==> garnet: inputs <==
==> flow/design.v (excerpt) <==
module mul(
    input  wire        clk,
    input  wire        rst,
    input  wire [63:0] lm,
    input  wire [63:0] rm,
    input  wire [1:0]  Data_type,
    output reg  [19:0] mul_out
);
==> flow/config.mk <==
export PLATFORM = sky130hd
export DESIGN_NAME = mul
export DESIGN_NICKNAME = mul
export VERILOG_FILES = /design/flow/design.v
export SDC_FILE = /design/flow/constraint.sdc
export NUM_CORES = 4
export LEC_CHECK = 0
export ABC_AREA = 1
export CAP_MARGIN = 30
export CORE_MARGIN = 2
export CORE_UTILIZATION = 72
export CTS_CLUSTER_DIAMETER = 227
export CTS_CLUSTER_SIZE = 15
export GPL_ROUTABILITY_DRIVEN = 0
export HOLD_SLACK_MARGIN = 0.29
export PLACE_DENSITY_LB_ADDON = 0.01
export SETUP_SLACK_MARGIN = 0.46
export SLEW_MARGIN = 40
==> flow/constraint.sdc <==
create_clock -name core_clock -period 1.75 [get_ports {clk}]
set_input_delay 0.3500 -clock core_clock [delete_from_list [all_inputs] [get_ports {clk}]]
set_output_delay 0.3500 -clock core_clock [all_outputs]
set_load 0.01 [all_outputs]
run.sh (not shown) runs the stock make flow with config.mk's settings and CLKGATE_MAP_FILE=.
==> yarrow (differences from garnet) <==
ABC_AREA = default   (was 1)
CAP_MARGIN = 10   (was 30)
CORE_UTILIZATION = 66   (was 72)
CTS_CLUSTER_DIAMETER = default   (was 227)
CTS_CLUSTER_SIZE = 40   (was 15)
GPL_ROUTABILITY_DRIVEN = default   (was 0)
HOLD_SLACK_MARGIN = default   (was 0.29)
PLACE_DENSITY_LB_ADDON = default   (was 0.01)
SETUP_SLACK_MARGIN = default   (was 0.46)
SLEW_MARGIN = 20   (was 40)
==> flow/constraint.sdc (replaced) <==
create_clock -name core_clock -period 5.32 [get_ports {clk}]
set_input_delay 1.0640 -clock core_clock [delete_from_list [all_inputs] [get_ports {clk}]]
set_output_delay 1.0640 -clock core_clock [all_outputs]
set_load 0.01 [all_outputs]
==> nickel (differences from garnet) <==
ABC_AREA = default   (was 1)
CAP_MARGIN = 20   (was 30)
CORE_UTILIZATION = 71   (was 72)
CTS_CLUSTER_DIAMETER = default   (was 227)
CTS_CLUSTER_SIZE = 34   (was 15)
GPL_ROUTABILITY_DRIVEN = default   (was 0)
HOLD_SLACK_MARGIN = default   (was 0.29)
PLACE_DENSITY = 0.65   (was default)
PLACE_DENSITY_LB_ADDON = default   (was 0.01)
SETUP_SLACK_MARGIN = default   (was 0.46)
SLEW_MARGIN = 20   (was 40)
==> flow/constraint.sdc (replaced) <==
create_clock -name core_clock -period 5.26 [get_ports {clk}]
set_input_delay 1.0520 -clock core_clock [delete_from_list [all_inputs] [get_ports {clk}]]
set_output_delay 1.0520 -clock core_clock [all_outputs]
set_load 0.01 [all_outputs]
==> indigo (differences from garnet) <==
CAP_MARGIN = 20   (was 30)
CTS_CLUSTER_SIZE = default   (was 15)
HOLD_SLACK_MARGIN = default   (was 0.29)
SETUP_SLACK_MARGIN = 0.51   (was 0.46)
SLEW_MARGIN = 20   (was 40)
==> results <==
yarrow completed and failed the layout checks on negative setup slack. indigo aborted during 3_5_place_dp on DPL-0038. nickel never finished: it broke off in 5_1_grt (GRT-0232). garnet never finished: it broke off in 3_5_place_dp.
In indigo the die area is lower than in yarrow, by 15%.
In area after synthesis, yarrow and nickel do not differ.
Between garnet and yarrow, the lower synthesized cell count is in yarrow (gap 1.2%, measured against yarrow).


==> cedar <==
Starting RTL as in the previous note.
Settings: LEC_CHECK=0, CAP_MARGIN=20, CORE_ASPECT_RATIO=0.5, CORE_MARGIN=2, CORE_UTILIZATION=72, CTS_CLUSTER_DIAMETER=356, CTS_CLUSTER_SIZE=100, PLACE_DENSITY=0.36, SETUP_SLACK_MARGIN=-0.33, SLEW_MARGIN=20, TNS_END_PERCENT=10; clock period 3.32 ns.
==> delta: changes against cedar <==
- CORE_ASPECT_RATIO: 0.5 -> not set
- CORE_UTILIZATION: 72 -> 66
- CTS_CLUSTER_DIAMETER: 356 -> 287
- CTS_CLUSTER_SIZE: 100 -> 99
- PLACE_DENSITY: 0.36 -> not set
- SETUP_SLACK_MARGIN: -0.33 -> not set
- TNS_END_PERCENT: 10 -> not set
==> flow/constraint.sdc (replaced) <==
create_clock -name core_clock -period 5.47 [get_ports {clk}]
set_input_delay 1.0940 -clock core_clock [delete_from_list [all_inputs] [get_ports {clk}]]
set_output_delay 1.0940 -clock core_clock [all_outputs]
set_load 0.01 [all_outputs]
==> Changelog: implementation <==
### Physical design

- Status: did not finish
- Last step reached: clock tree synthesis
- Post-Place Cells: 8376
- Error Message: [ERROR DPL-0033] detailed placement checks failed during check placement.
- Placed instance area: 58900 µm²
-- figures above: cedar

==> Changelog: implementation <==
## Flow update

- Status: failed layout checks
- Layout check failures: setup timing
- Post-Place Cells: between 8000 and 9000
- Placed instance area: 56400 µm²
- Setup-failing EPs final: 2
- Worst Setup Slack, final: -106 ps
-- figures above: delta



==> job 2421: inputs <==
Starting RTL as in the previous note.
// mul
module mul(
    input  wire        clk,
    input  wire        rst,
    input  wire [63:0] lm,
    input  wire [63:0] rm,
    input  wire [1:0]  Data_type,
    output reg  [19:0] mul_out
);
wire is_8;
wire is_exp4;
wire is_ternary;
assign is_8 = Data_type==2'b11 || Data_type==2'b00; 
assign lm_is_int8 = Data_type==2'b11;
assign is_exp4 = Data_type==2'b10;
assign is_ternary = Data_type==2'b01;
wire [8:0] lms_0;
wire [8:0] lms_1;
wire [8:0] lms_2;
wire [8:0] lms_3;
wire [8:0] lms_4;
wire [8:0] lms_5;
wire [8:0] lms_6;
wire [8:0] lms_7;
wire [7:0] rm8_0;
wire [7:0] rm8_1;
wire [7:0] rm8_2;
wire [7:0] rm8_3;
wire [7:0] rm8_4;
wire [7:0] rm8_5;
wire [7:0] rm8_6;
wire [7:0] rm8_7;
wire [16:0] mul_int8_0;
wire [16:0] mul_int8_1;
wire [16:0] mul_int8_2;
wire [16:0] mul_int8_3;
wire [16:0] mul_int8_4;
wire [16:0] mul_int8_5;
wire [16:0] mul_int8_6;
wire [16:0] mul_int8_7;
assign lms_0 = !is_8 ? 9'd0 : lm_is_int8 ? {lm[7 ],lm[7 :0 ]} : {1'b0,lm[7 :0 ]};
assign lms_1 = !is_8 ? 9'd0 : lm_is_int8 ? {lm[15],lm[15:8 ]} : {1'b0,lm[15:8 ]};
assign lms_2 = !is_8 ? 9'd0 : lm_is_int8 ? {lm[23],lm[23:16]} : {1'b0,lm[23:16]};
assign lms_3 = !is_8 ? 9'd0 : lm_is_int8 ? {lm[31],lm[31:24]} : {1'b0,lm[31:24]};
assign lms_4 = !is_8 ? 9'd0 : lm_is_int8 ? {lm[39],lm[39:32]} : {1'b0,lm[39:32]};
assign lms_5 = !is_8 ? 9'd0 : lm_is_int8 ? {lm[47],lm[47:40]} : {1'b0,lm[47:40]};
assign lms_6 = !is_8 ? 9'd0 : lm_is_int8 ? {lm[55],lm[55:48]} : {1'b0,lm[55:48]};
assign lms_7 = !is_8 ? 9'd0 : lm_is_int8 ? {lm[63],lm[63:56]} : {1'b0,lm[63:56]};
assign {rm8_7,rm8_6,rm8_5,rm8_4,rm8_3,rm8_2,rm8_1,rm8_0} = rm;
mul_int8     u_mul_int8_0(
     .rs1   (lms_0     )
    ,.rs2   (rm8_0     )
    ,.mul   (mul_int8_0)
);
mul_int8     u_mul_int8_1(
     .rs1   (lms_1     )
    ,.rs2   (rm8_1     )
    ,.mul   (mul_int8_1)
);
mul_int8     u_mul_int8_2(
     .rs1   (lms_2     )
    ,.rs2   (rm8_2     )
    ,.mul   (mul_int8_2)
);
mul_int8     u_mul_int8_3(
     .rs1   (lms_3     )
    ,.rs2   (rm8_3     )
    ,.mul   (mul_int8_3)
);
mul_int8     u_mul_int8_4(
     .rs1   (lms_4     )
    ,.rs2   (rm8_4     )
    ,.mul   (mul_int8_4)
);
mul_int8     u_mul_int8_5(
     .rs1   (lms_5     )
    ,.rs2   (rm8_5     )
    ,.mul   (mul_int8_5)
);
mul_int8     u_mul_int8_6(
     .rs1   (lms_6     )
    ,.rs2   (rm8_6     )
    ,.mul   (mul_int8_6)
);
mul_int8     u_mul_int8_7(
  ...
clock: 8.69 ns
lec_check: 0
cap_margin: 20
cell_pad_in_sites_detail_placement: 1
cell_pad_in_sites_global_placement: 2
core_aspect_ratio: 1.4
core_margin: 2
core_utilization: 30
cts_cluster_diameter: 24
cts_cluster_size: 17
gpl_routability_driven: 0
place_density_lb_addon: 0.12
slew_margin: 20
tns_end_percent: 50
==> job 5296: changes against job 2421 <==
- CELL_PAD_IN_SITES_DETAIL_PLACEMENT: 1 -> 0
- CORE_UTILIZATION: 30 -> 51
- CTS_CLUSTER_DIAMETER: 24 -> 337
==> flow/constraint.sdc (replaced) <==
create_clock -name core_clock -period 5.44 [get_ports {clk}]
set_input_delay 1.0880 -clock core_clock [delete_from_list [all_inputs] [get_ports {clk}]]
set_output_delay 1.0880 -clock core_clock [all_outputs]
set_load 0.01 [all_outputs]
==> notes <==
Against job 5296, the first-iteration DRC count of job 2421 is smaller by 47%. Job 2421 finished with timing, DRC and antenna clean. Job 5296 completed without violations. Against job 2421, the sequential power of job 5296 is higher by 59%. In flip-flop count, job 2421 and job 5296 do not differ. In synthesized cell count, job 2421 and job 5296 do not differ. Register-to-register slack: job 5296 is worse than job 2421 (3.1 ns). Combinational power: job 2421 is lower than job 5296 (about 50%). In job 5296 the hold slack is worse than in job 2421, by 0.041 ns. Against job 5296, the cell count of job 2421 is lower by about 5%.


==> fjord <==
mul again, from the RTL that the note above started with.
export LEC_CHECK = 0
export ABC_AREA = 0
export CAP_MARGIN = 20
export CELL_PAD_IN_SITES_DETAIL_PLACEMENT = 2
export CELL_PAD_IN_SITES_GLOBAL_PLACEMENT = 1
export CORE_ASPECT_RATIO = 1.22
export CORE_MARGIN = 7
export CORE_UTILIZATION = 26
export CTS_CLUSTER_DIAMETER = 389
export CTS_CLUSTER_SIZE = 92
export GPL_ROUTABILITY_DRIVEN = 0
export HOLD_SLACK_MARGIN = 0.16
export MAX_ROUTING_LAYER = met4
export PLACE_DENSITY = 0.66
export SETUP_SLACK_MARGIN = 1.17
export SLEW_MARGIN = 20
export TNS_END_PERCENT = 5
create_clock -name core_clock -period 6.5 [get_ports {clk}]
==> harbor (differences from fjord) <==
ABC_AREA = unset   (was 0)
CELL_PAD_IN_SITES_DETAIL_PLACEMENT = unset   (was 2)
CELL_PAD_IN_SITES_GLOBAL_PLACEMENT = unset   (was 1)
CORE_ASPECT_RATIO = unset   (was 1.22)
CORE_MARGIN = 2   (was 7)
CORE_UTILIZATION = 40   (was 26)
CTS_CLUSTER_DIAMETER = unset   (was 389)
CTS_CLUSTER_SIZE = unset   (was 92)
GPL_ROUTABILITY_DRIVEN = unset   (was 0)
HOLD_SLACK_MARGIN = unset   (was 0.16)
MAX_ROUTING_LAYER = unset   (was met4)
PLACE_DENSITY = unset   (was 0.66)
SETUP_SLACK_MARGIN = unset   (was 1.17)
TNS_END_PERCENT = unset   (was 5)
==> changes_impl.md <==
### Metrics

* Clock Latency Late Sink at 0.46 ns
* Run status: no timing/DRC/antenna violations
* FF-to-FF setup slack at 1.70 ns
* Wl on met1 at 72.4 mm
* Critical Path End: pp_reg[7][10]
Source of the figures above: harbor

==> changes_impl.md <==
### Metrics

* Run status: complete, but fails checks
* Failing Checks: capacitance limit, slew limit, setup timing
* Setup violators final at 11
* Final max-slew violation count at 15
* Fin worst setup slack at -1.16 ns
* Max Cap Viol at 6
Source of the figures above: fjord



==> run C <==
mul again, from the RTL that the note above started with.
Settings: LEC_CHECK=0, CAP_MARGIN=20, CELL_PAD_IN_SITES_DETAIL_PLACEMENT=2, CORE_MARGIN=2, CORE_UTILIZATION=40, GPL_ROUTABILITY_DRIVEN=0, HOLD_SLACK_MARGIN=0.16, MAX_ROUTING_LAYER=met4, PLACE_DENSITY=0.58, SLEW_MARGIN=20, TNS_END_PERCENT=5; clock period 6.5 ns.
==> run B (differences from run C) <==
==> flow/config.mk (replaced) <==
export PLATFORM = sky130hd
export DESIGN_NAME = mul
export DESIGN_NICKNAME = mul
export VERILOG_FILES = /design/flow/design.v
export SDC_FILE = /design/flow/constraint.sdc
export NUM_CORES = 4
export LEC_CHECK = 0
export CAP_MARGIN = 20
export CORE_MARGIN = 2
export CORE_UTILIZATION = 66
export SETUP_SLACK_MARGIN = -0.35
export SLEW_MARGIN = 20
==> flow/constraint.sdc (replaced) <==
create_clock -name core_clock -period 5.11 [get_ports {clk}]
set_input_delay 1.0220 -clock core_clock [delete_from_list [all_inputs] [get_ports {clk}]]
set_output_delay 1.0220 -clock core_clock [all_outputs]
set_load 0.01 [all_outputs]
==> run A (differences from run C) <==
==> flow/config.mk (replaced) <==
export PLATFORM = sky130hd
export DESIGN_NAME = mul
export DESIGN_NICKNAME = mul
export VERILOG_FILES = /design/flow/design.v
export SDC_FILE = /design/flow/constraint.sdc
export NUM_CORES = 4
export LEC_CHECK = 0
export CAP_MARGIN = 20
export CORE_ASPECT_RATIO = 0.5
export CORE_MARGIN = 7
export CORE_UTILIZATION = 60
export CTS_CLUSTER_DIAMETER = 293
export CTS_CLUSTER_SIZE = 99
export HOLD_SLACK_MARGIN = -0.09
export PLACE_DENSITY = 0.76
export SLEW_MARGIN = 20
export TNS_END_PERCENT = 20
==> results_slide.txt <==
Implementation Results

Die
  – Die Y: 209 um
  – FP Core Util: 60.7%
  – Cell row count: 71
  – Die area: 0.0844 mm^2

Place
  – Place WS: -0.0784 ns
  – DP Area: 0.0497 mm^2
  – Post-detail-place hpwl: 123000 um

Clocking
  – Post-CTS setup buffer count: 0
  – # resized after CTS: 0

Global route
  – GRT Overall Usage: 35.0%
  – GRT met3 Usage: 5.73%
  – Grt met1 use: 49.9%

Outcome
  – Status: no timing/DRC/antenna violations
Source of the figures above: run A

==> results_slide.txt <==
Physical Implementation Snapshot

Synthesis
  – Comb area leader: adder cells

Die
  – FP Core Util: 40.4%
  – Cell row count: 123
  – Die Y: 342 um
  – Die area: 0.117 mm^2

Outcome
  – Err: [ERROR GRT-0232] Routing congestion too high. Check the congestion heatmap in the GUI.
  – Halt Stage: 5_1_grt
  – Status: stopped before the end

Clocking
  – # resized after CTS: 108
  – Post-CTS setup buffer count: 2

Place
  – DP Area: 0.0510 mm^2
  – Post-detail-place hpwl: 215000 um
  – Place WS: -1.13 ns

Global route
  – GRT met3 Usage: 58.6%
Source of the figures above: run C

==> results_slide.txt <==
Implementation Results

Outcome
  – Status: complete, but fails checks
  – Layout Check Failures: negative setup slack

STA
  – Final setup viols: 90
  – Final WS setup: -0.785 ns

Die
  – FP Core Util: 66.6%

Place
  – DP Area: 0.0577 mm^2
  – Place WS: -1.21 ns

Global route
  – Grt met1 use: 58.5%
Source of the figures above: run B



==> run a <==
Starting RTL as in the previous note.
Settings: LEC_CHECK=0, CAP_MARGIN=25, CELL_PAD_IN_SITES_DETAIL_PLACEMENT=1, CELL_PAD_IN_SITES_GLOBAL_PLACEMENT=2, CORE_ASPECT_RATIO=1.4, CORE_MARGIN=2, CORE_UTILIZATION=30, CTS_CLUSTER_DIAMETER=24, CTS_CLUSTER_SIZE=17, GPL_ROUTABILITY_DRIVEN=0, GPL_TIMING_DRIVEN=0, MIN_ROUTING_LAYER=met2, PLACE_DENSITY_LB_ADDON=0.12, SLEW_MARGIN=20, TNS_END_PERCENT=40; clock period 8.69 ns.
==> run b (differences from run a) <==
- CAP_MARGIN: 25 -> 20
- CELL_PAD_IN_SITES_DETAIL_PLACEMENT: 1 -> default
- CELL_PAD_IN_SITES_GLOBAL_PLACEMENT: 2 -> default
- CORE_ASPECT_RATIO: 1.4 -> default
- CORE_UTILIZATION: 30 -> 69
- CTS_CLUSTER_DIAMETER: 24 -> default
- CTS_CLUSTER_SIZE: 17 -> default
- GPL_ROUTABILITY_DRIVEN: 0 -> default
- GPL_TIMING_DRIVEN: 0 -> default
- MIN_ROUTING_LAYER: met2 -> default
- PLACE_DENSITY_LB_ADDON: 0.12 -> default
- TNS_END_PERCENT: 40 -> default
==> flow/constraint.sdc (replaced) <==
create_clock -name core_clock -period 6.26 [get_ports {clk}]
set_input_delay 1.2520 -clock core_clock [delete_from_list [all_inputs] [get_ports {clk}]]
set_output_delay 1.2520 -clock core_clock [all_outputs]
set_load 0.01 [all_outputs]
==> run c (differences from run a) <==
- ABC_AREA: default -> 1
- CAP_MARGIN: 25 -> 20
- CELL_PAD_IN_SITES_DETAIL_PLACEMENT: 1 -> default
- CELL_PAD_IN_SITES_GLOBAL_PLACEMENT: 2 -> default
- CORE_ASPECT_RATIO: 1.4 -> default
- CORE_UTILIZATION: 30 -> 72
- CTS_CLUSTER_DIAMETER: 24 -> 227
- CTS_CLUSTER_SIZE: 17 -> default
- GPL_ROUTABILITY_DRIVEN: 0 -> default
- GPL_TIMING_DRIVEN: 0 -> default
- MIN_ROUTING_LAYER: met2 -> default
- PLACE_DENSITY_LB_ADDON: 0.12 -> default
- TNS_END_PERCENT: 40 -> default
==> flow/constraint.sdc (replaced) <==
create_clock -name core_clock -period 1.75 [get_ports {clk}]
set_input_delay 0.3500 -clock core_clock [delete_from_list [all_inputs] [get_ports {clk}]]
set_output_delay 0.3500 -clock core_clock [all_outputs]
set_load 0.01 [all_outputs]
==> qor summary <==
|  | run b | run c | run a |
|---|---|---|---|
| Number of global-route vias before repair | 45.7k | - | 76.2k |
| Tap Count | 864 | - | 1966 |
| Residual antenna-violating net count after detailed routing | 0 | - | 0 |
| HP Start | pp_reg[6][0] | - | pp_reg[6][0] |
| Met3 wire length | 17.6 mm | - | 91.1 mm |
| Result of the run | finished clean | stopped before the end | finished clean |
| Failing step | - | detailed placement (3_5_place_dp) | - |
| Part of the power in the clock network | 5.8% | - | 5.7% |
| Cell area power density | 352 mW/mm² | - | 267 mW/mm² |
| Placed instance area | 0.0509 mm² | - | 0.0499 mm² |
| Total number of warnings across the stage logs | 32 | - | 30 |
| Cell area after layout | 0.0516 mm² | - | 0.0508 mm² |
| Top cell area share | 14.8% | 15.9% | 14.8% |
| # diodes | 0 | - | 81 |
| Length in cells of the worst reg-to-reg path | 16 | - | 12 |
| Via count normalized by instance count | 6.66 | - | 8.14 |
| Data arrival time of the critical path | 6.28 ns | - | 8.82 ns |
| FP Core Util | 69.5% | 72.3% | 30.2% |
| Final Setup Violations | 0 | - | 0 |
| Share of the core filled with cells in the final layout | 78.6% | - | 33.6% |
| Setup WS post-layout | 0.217 ns | - | 0.221 ns |
| Clock distribution power | 1.06 mW | - | 0.773 mW |
| Transition at the pin with the smallest max-transition slack | 1.12 ns | - | 1.29 ns |
| Maximum capacitance violations | 0 | - | 0 |
| Post-synthesis xor/xnor area fraction | 6.39% | 2.24% | 6.39% |
| Cell with the most instances on the worst path | sky130_fd_sc_hd__buf_4 | - | sky130_fd_sc_hd__inv_1 |
Power and IR drop assume default switching activity.
